==> pepper: inputs <==
==> flow/design.v <==
`timescale 1ns/1ns
module cpx_multiply #(parameter xi_bits = 12,
		                  parameter xq_bits = 12,
		                  parameter yi_bits = 12,
		                  parameter yq_bits = 12,
		                  parameter i_bits = 24,
		                  parameter q_bits = 24
		                  )
   (input clk,
    input                      rst,
    input                      m_axis_tready,
    input                      m_axis_tvalid,
    input signed [xi_bits-1:0] xi,
    input signed [xq_bits-1:0] xq,
    input signed [yi_bits-1:0] yi,
    input signed [yq_bits-1:0] yq,
    output reg                 s_axis_tready,
    output signed [i_bits-1:0] i,
    output signed [q_bits-1:0] q,
    output reg                 s_axis_tvalid
    );
   reg [2:0]                   pipeline;
   reg signed [(xi_bits + yi_bits)-1:0] 	   i_sub;
   reg signed [(xi_bits + yi_bits)-1:0]      i_sub_out;
   reg signed [(xq_bits + yq_bits)-1:0]      q_add;
   reg signed [(xq_bits + yq_bits)-1:0]      q_add_out;
   reg signed [(xi_bits + yi_bits)-1:0]      xu;
   reg signed [(xi_bits + yi_bits)-1:0]      xu_out;
   reg signed [(xq_bits + yq_bits)-1:0]      yv;
   reg signed [(xq_bits + yq_bits)-1:0]      yv_out;
   reg signed [(xi_bits + yq_bits)-1:0]      xv;
   reg signed [(xi_bits + yq_bits)-1:0]      xv_out;
   reg signed [(xq_bits + yi_bits)-1:0]      yu;
   reg signed [(xq_bits + yi_bits)-1:0]      yu_out;
   assign i = i_sub_out[(xi_bits+yi_bits)-1: (xi_bits+yi_bits-i_bits)];
   assign q = q_add_out[(xq_bits+yq_bits)-1: (xq_bits+yq_bits-q_bits)];
   always @(posedge clk) begin
      if (rst) begin
         xu <= 'd0;
         yv <= 'd0;
         xv <= 'd0;
         yu <= 'd0;
      end else if (m_axis_tvalid & s_axis_tready) begin
         xu <= xi * yi;
         yv <= xq * yq;
         xv <= xi * yq;
         yu <= xq * yi;
      end else begin
         xu <= xu;
         yv <= yv;
         xv <= xv;
         yu <= yu;
      end  
   end
   always @(posedge clk) begin
      if (rst) begin
         xu_out <= 'd0;
         yv_out <= 'd0;
         xv_out <= 'd0;
         yu_out <= 'd0;
         i_sub <= 'd0;
         i_sub_out <= 'd0;
         q_add <= 'd0;
         q_add_out <= 'd0;
      end else if(m_axis_tready) begin
         xu_out <= xu;
         yv_out <= yv;
         xv_out <= xv;
         yu_out <= yu;
         i_sub <= xu_out - yv_out;
         i_sub_out <= i_sub;
         q_add <= xv_out + yu_out;
         q_add_out <= q_add;
      end  
      else begin
         xu_out <= xu_out;
         yv_out <= yv_out;
         xv_out <= xv_out;
         yu_out <= yu_out;
         i_sub <= i_sub;
         i_sub_out <= i_sub_out;
         q_add <= q_add;
         q_add_out <= q_add_out;
      end  
   end  
   always @(posedge clk) begin
      if (rst) begin
         pipeline <= 3'b0;
         s_axis_tvalid <= 1'b0;
      end else begin
         if(m_axis_tvalid & s_axis_tready) begin
            pipeline <= (pipeline << 1) | {2'b00, m_axis_tready};
         end else if (m_axis_tready) begin
            pipeline <= (pipeline << 1);
         end
         s_axis_tvalid <= pipeline[2];
      end
   end  
   always @(posedge clk) begin
      if (rst) begin
         s_axis_tready <= 1'b0;
      end else begin
         s_axis_tready <= m_axis_tready | ~pipeline[0];
      end
   end
endmodule  
`timescale 1ns/1ns
module dot_prod_pip #(parameter xi_bits = 12,
                      parameter xq_bits = 12,
                      parameter yi_bits = 12,
                      parameter yq_bits = 12,
                      parameter i_bits = 24,
                      parameter q_bits = 24,
                      parameter dot_length = 5,
                      parameter dot_length_counter_bits = 3,
                      parameter sum_i_bits = 24,
                      parameter sum_q_bits = 24
                      )
   (input clk,
    input                          rst,
    input                          m_axis_product_tready,
    input                          m_axis_x_tvalid,
    input [xi_bits - 1:0]          xi,
    input [xq_bits - 1:0]          xq,
    input                          m_axis_y_tvalid,
    input [yi_bits - 1:0]          yi,
    input [yq_bits - 1:0]          yq,
    output reg                     s_axis_product_tvalid,
    output reg signed [i_bits-1:0] i,
    output reg signed [q_bits-1:0] q
    );
   wire                            cpx_m_axis_tvalid;
   wire signed [xi_bits + yi_bits -1:0] mult_out_i;
   wire signed [xq_bits + yq_bits -1:0] mult_out_q;
   wire signed [sum_i_bits - 1:0]       mult_out_i_extended;
   wire signed [sum_q_bits - 1:0]       mult_out_q_extended;
   reg signed [sum_i_bits - 1:0]        sum_i;
   reg signed [sum_q_bits - 1:0]        sum_q;
   reg [dot_length_counter_bits:0]      dot_length_counter;
   wire [31:0]                          dot_length_counter_extended;
   wire                                 s_axis_cpx_tvalid;
   wire                                 s_axis_cpx_tready;
   assign cpx_m_axis_tvalid = m_axis_x_tvalid & m_axis_y_tvalid;
   assign mult_out_i_extended = { {(sum_i_bits - (xi_bits + yi_bits)){mult_out_i[xi_bits + yi_bits - 1]}}, mult_out_i};
   assign mult_out_q_extended = { {(sum_q_bits - (xq_bits + yq_bits)){mult_out_q[xq_bits + yq_bits - 1]}}, mult_out_q};
   assign dot_length_counter_extended = { {(31 - dot_length_counter_bits){dot_length_counter[dot_length_counter_bits]}}, dot_length_counter};
   cpx_multiply #(.xi_bits(xi_bits),
                  .xq_bits(xq_bits),
                  .yi_bits(yi_bits),
                  .yq_bits(yq_bits),
                  .i_bits(xi_bits + yi_bits),
                  .q_bits(xq_bits + yq_bits)) cpx_multiply_dot_pip(.clk(clk),
                                                                   .rst(rst),
                                                                   .m_axis_tready(m_axis_product_tready),
                                                                   .m_axis_tvalid(cpx_m_axis_tvalid),
                                                                   .xi(xi),
                                                                   .xq(xq),
                                                                   .yi(yi),
                                                                   .yq(yq),
                                                                   .i(mult_out_i),
                                                                   .q(mult_out_q),
                                                                   .s_axis_tready(s_axis_cpx_tready),
                                                                   .s_axis_tvalid(s_axis_cpx_tvalid));
   always @(posedge clk) begin
      if (rst) begin
         dot_length_counter <= -'d1;
         sum_i <= 'd0;
         sum_q <= 'd0;
      end
      else if (s_axis_cpx_tvalid && m_axis_product_tready) begin
         if (dot_length_counter_extended < (dot_length - 1)) begin
            dot_length_counter <= dot_length_counter + 1'b1;
            sum_i <= sum_i + mult_out_i_extended;
            sum_q <= sum_q + mult_out_q_extended;
         end
         else begin
            dot_length_counter <= 'd0;
            sum_i <= mult_out_i_extended;
            sum_q <= mult_out_q_extended;
         end  
      end  
      else if (m_axis_product_tready) begin
         if(dot_length_counter_extended == (dot_length - 1)) begin
            dot_length_counter <= 'd0;
            sum_i <= 'd0;
            sum_q <= 'd0;
         end
      end
   end  
   always @(posedge clk) begin
      if (rst) begin
         s_axis_product_tvalid <= 1'b0;
         i <= 'd0;
         q <= 'd0;
      end
      else if(dot_length_counter_extended == (dot_length - 1)) begin
         s_axis_product_tvalid <= 1'b1;
         i <= sum_i[sum_i_bits - 1:(sum_i_bits - i_bits)];
         q <= sum_q[sum_q_bits - 1:(sum_q_bits - q_bits)];
      end
      else begin
         s_axis_product_tvalid <= 1'b0;
         i <= i;
         q <= q;
      end
   end
endmodule  
`timescale 1ns/1ns
module arg_max #(parameter buffer_length = 10,
                 parameter index_bits = 4,
                 parameter out_max_bits = 4,
                 parameter i_bits = 12,
                 parameter q_bits = 12
                 )
   (input clk,
    input                           rst,
    input                           m_axis_tvalid,
    input signed [i_bits - 1:0]     xi,
    input signed [q_bits - 1:0]     xq,
    output reg                      s_axis_tready,
    input                           m_axis_tready,
    output reg [out_max_bits - 1:0] out_max,
    output reg [index_bits-1:0]     index,
    output reg                      s_axis_tvalid
    );
   reg signed [index_bits:0]        icounter;
   wire signed [31:0]               icounter_extended;
   reg [i_bits + i_bits - 2:0]      i_square;
   reg [q_bits + q_bits - 2:0]      q_square;
   reg [out_max_bits - 1:0]         argsum;
   reg                              sq_stage_valid;
   reg                              sum_stage_valid;
   reg                              cmp_stage_valid;
   wire                             result_collected;
   reg                              result_collected_buff;
   wire                             result_collected_cond;
   assign icounter_extended = { {(31 - index_bits){icounter[index_bits]}}, icounter};
   assign result_collected = s_axis_tvalid & m_axis_tready;
   assign result_collected_cond = result_collected | result_collected_buff;
   always @(posedge clk) begin
      if (rst) begin
         s_axis_tready <= 1'b0;
      end
      else if (icounter_extended < buffer_length) begin
         s_axis_tready <= 1'b1;
      end
      else if ((icounter_extended == buffer_length) | result_collected_cond) begin
         s_axis_tready <= 1'b1;
      end
      else begin
         s_axis_tready <= 1'b0;
      end
   end
   always @(posedge clk) begin
      if (rst) begin
         i_square <= 'd0;
         q_square <= 'd0;
         sq_stage_valid <= 1'b0;
      end
      else if (m_axis_tvalid & (s_axis_tready)) begin
         i_square <= xi * xi;
         q_square <= xq * xq;
         sq_stage_valid <= 1'b1;
      end else begin
         i_square <= i_square;
         q_square <= q_square;
         sq_stage_valid <= 1'b0;
      end
   end
   always @(posedge clk) begin
      if (rst) begin
         argsum <= 'd0;
         sum_stage_valid <= 1'b0;
      end
      else if (sq_stage_valid) begin
         argsum <= i_square + q_square;
         sum_stage_valid <= 1'b1;
      end
      else if ((icounter_extended == buffer_length -1) && !sq_stage_valid) begin
         argsum <= 'd0;
         sum_stage_valid <= 1'b0;
      end
      else begin
         argsum <= argsum;
         sum_stage_valid <= 1'b0;
      end
   end
   always @(posedge clk) begin
      if (rst) begin
         index <= 'd0;
         out_max <= 'd0;
         cmp_stage_valid <= 1'b0;
      end
      else if ((icounter_extended == 'd0) && !sum_stage_valid && result_collected_cond) begin
         index <= 'd0;
         out_max <= argsum;
         cmp_stage_valid <= 1'b0;
      end
      else if ((argsum > out_max) && sum_stage_valid) begin
         index <= icounter[index_bits - 1:0];
         out_max <= argsum;
         cmp_stage_valid <= 1'b1;
      end
      else if (sum_stage_valid) begin
         index <= index;
         out_max <= out_max;
         cmp_stage_valid <= 1'b1;
      end
      else begin
         index <= index;
         out_max <= out_max;
         cmp_stage_valid <= 1'b0;
      end
   end  
   always @(posedge clk) begin
      if (rst) begin
         icounter <= 'd0;
      end
      else if (icounter_extended < (buffer_length - 1)) begin
         if (sum_stage_valid) begin
            icounter <= icounter + 1'b1;
         end else begin
            icounter <= icounter;
         end
      end
      else if (icounter_extended == (buffer_length - 1)) begin
         icounter <= 'd0;
      end else begin
         icounter <= icounter;
      end
   end  
   always @(posedge clk) begin
      if (rst) begin
         result_collected_buff <= 1'b0;
         s_axis_tvalid <= 1'b0;
      end
      else begin
         result_collected_buff <= result_collected;
         if (result_collected_cond) begin
            s_axis_tvalid <= 1'b0;
         end
         else if (icounter_extended == (buffer_length - 1)) begin
            s_axis_tvalid <= 1'b1;
         end
         else begin
            s_axis_tvalid <= s_axis_tvalid;
         end
      end
   end
endmodule  
`timescale 1ns/1ns
module x_corr #(parameter xi_bits = 12,
                parameter xq_bits = 12,
                parameter yi_bits = 12,
                parameter yq_bits = 12,
                parameter i_bits = 31,
                parameter q_bits = 31,
                parameter length = 102,
                parameter length_counter_bits = 7,
                parameter out_max_bits = 62
                )
   (input clk,
    input                              rst,
    output                             s_axis_tready,
    input [xi_bits - 1:0]              xi,
    input [xq_bits - 1:0]              xq,
    input [yi_bits - 1:0]              yi,
    input [yq_bits - 1:0]              yq,
    input                              m_axis_tvalid,
    input                              m_axis_tready,
    output [out_max_bits - 1:0]        out_max,
    output [length_counter_bits - 1:0] index,
    output                             s_axis_tvalid
    );
   wire                                s_axis_product_tvalid;
   wire                                m_axis_x_tvalid;
   wire                                m_axis_y_tvalid;
   wire                                m_axis_product_tready;
   wire signed [31 - 1:0] i;
   wire signed [31 - 1:0] q;
   assign m_axis_x_tvalid = m_axis_tvalid;
   assign m_axis_y_tvalid = m_axis_tvalid;
   assign m_axis_product_tready = s_axis_tready;
   dot_prod_pip #(.xi_bits(12),
                  .xq_bits(12),
                  .yi_bits(12),
                  .yq_bits(12),
                  .i_bits(31),
                  .q_bits(31),
                  .dot_length(100),
                  .dot_length_counter_bits(7),
                  .sum_i_bits(31),
                  .sum_q_bits(31)
                  ) dp_x_corr (.clk(clk),
                               .rst(rst),
                               .m_axis_product_tready(m_axis_product_tready),
                               .m_axis_x_tvalid(m_axis_x_tvalid),
                               .xi(xi),
                               .xq(xq),
                               .m_axis_y_tvalid(m_axis_y_tvalid),
                               .yi(yi),
                               .yq(yq),
                               .s_axis_product_tvalid(s_axis_product_tvalid),
                               .i(i),
                               .q(q)
                               );
                                  arg_max #(.buffer_length(length),
                                            .index_bits(length_counter_bits),
                                            .out_max_bits(out_max_bits),
                                            .i_bits(31),
                                            .q_bits(31)) arg_max_xc(.clk(clk),
                                                                    .rst(rst),
                                                                    .m_axis_tvalid(s_axis_product_tvalid),
                                                                    .xi(i),
                                                                    .xq(q),
                                                                    .s_axis_tready(s_axis_tready),
                                                                    .m_axis_tready(m_axis_tready),
                                                                    .out_max(out_max),
                                                                    .index(index),
                                                                    .s_axis_tvalid(s_axis_tvalid)
                                                                    );
endmodule  
==> flow/run.sh <==
#!/bin/bash
# the make line also repeats each setting of config.mk as NAME=value (left out here)
make -C /OpenROAD-flow-scripts/flow DESIGN_CONFIG=/design/flow/config.mk WORK_HOME=/design/flow/orfs CLKGATE_MAP_FILE= finish
==> flow/config.mk <==
export PLATFORM = sky130hd
export DESIGN_NAME = x_corr
export DESIGN_NICKNAME = x_corr
export VERILOG_FILES = /design/flow/design.v
export SDC_FILE = /design/flow/constraint.sdc
export NUM_CORES = 4
export LEC_CHECK = 0
export CAP_MARGIN = 20
export CELL_PAD_IN_SITES_DETAIL_PLACEMENT = 0
export CORE_MARGIN = 2
export CORE_UTILIZATION = 72
export CTS_CLUSTER_DIAMETER = 109
export CTS_CLUSTER_SIZE = 13
export GPL_ROUTABILITY_DRIVEN = 1
export MIN_ROUTING_LAYER = met1
export SETUP_SLACK_MARGIN = 1.81
export SLEW_MARGIN = 20
==> flow/constraint.sdc <==
create_clock -name core_clock -period 15.8 [get_ports {clk}]
set_input_delay 3.1600 -clock core_clock [delete_from_list [all_inputs] [get_ports {clk}]]
set_output_delay 3.1600 -clock core_clock [all_outputs]
set_load 0.01 [all_outputs]
==> inputs of onyx, as changes to pepper <==
==> flow/config.mk (replaced) <==
export PLATFORM = sky130hd
export DESIGN_NAME = x_corr
export DESIGN_NICKNAME = x_corr
export VERILOG_FILES = /design/flow/design.v
export SDC_FILE = /design/flow/constraint.sdc
export NUM_CORES = 4
export LEC_CHECK = 0
export CAP_MARGIN = 20
export CORE_MARGIN = 2
export CORE_UTILIZATION = 19
export SLEW_MARGIN = 20
==> flow/constraint.sdc (replaced) <==
create_clock -name core_clock -period 9.08 [get_ports {clk}]
set_input_delay 1.8160 -clock core_clock [delete_from_list [all_inputs] [get_ports {clk}]]
set_output_delay 1.8160 -clock core_clock [all_outputs]
set_load 0.01 [all_outputs]
==> metrics.yaml <==
run_status:
  status: "complete, no violations"
finish:
  sh_comb_area_pct: 68.5
  nFillCells: 66800
  clockBufferCount: 90
  clock_area_share_pct: 1.98
  register_area_mm2: 0.0138
  mi_logic_area_mm2: 0.0890
pwr:
  power.internal_uw: 9450
  swShare_pct: 46.2
worst_setup_path:
  r2r_cells: 25
final_timing:
  finalClockSkew_ns: 0.0551
  worst_pin_slew_ns: 1.12
placement:
  placed_area_mm2: 0.127
  place_inst: 20700
That was onyx.
==> metrics.yaml <==
finish:
  clock_area_share_pct: 1.59
  register_area_mm2: 0.0138
  nFillCells: 11700
  clockBufferCount: 72
  mi_logic_area_mm2: 0.0890
worst_setup_path:
  r2r_cells: 28
grt:
  gr-max-usage-layer: "met2"
final_timing:
  finalClockSkew_ns: 0.0330
  fin_tns_setup_ns: 0
  worst_pin_slew_ns: 1.15
placement:
  placed_area_mm2: 0.119
  place_inst: 14700
pwr:
  total_leakage_power_uw: 0.0633
  power.internal_uw: 5060
  swShare_pct: 44.1
run_status:
  status: "complete, no violations"
clock_tree:
  cts_made_buffers: 67
That was pepper.
Power and IR drop assume default switching activity.
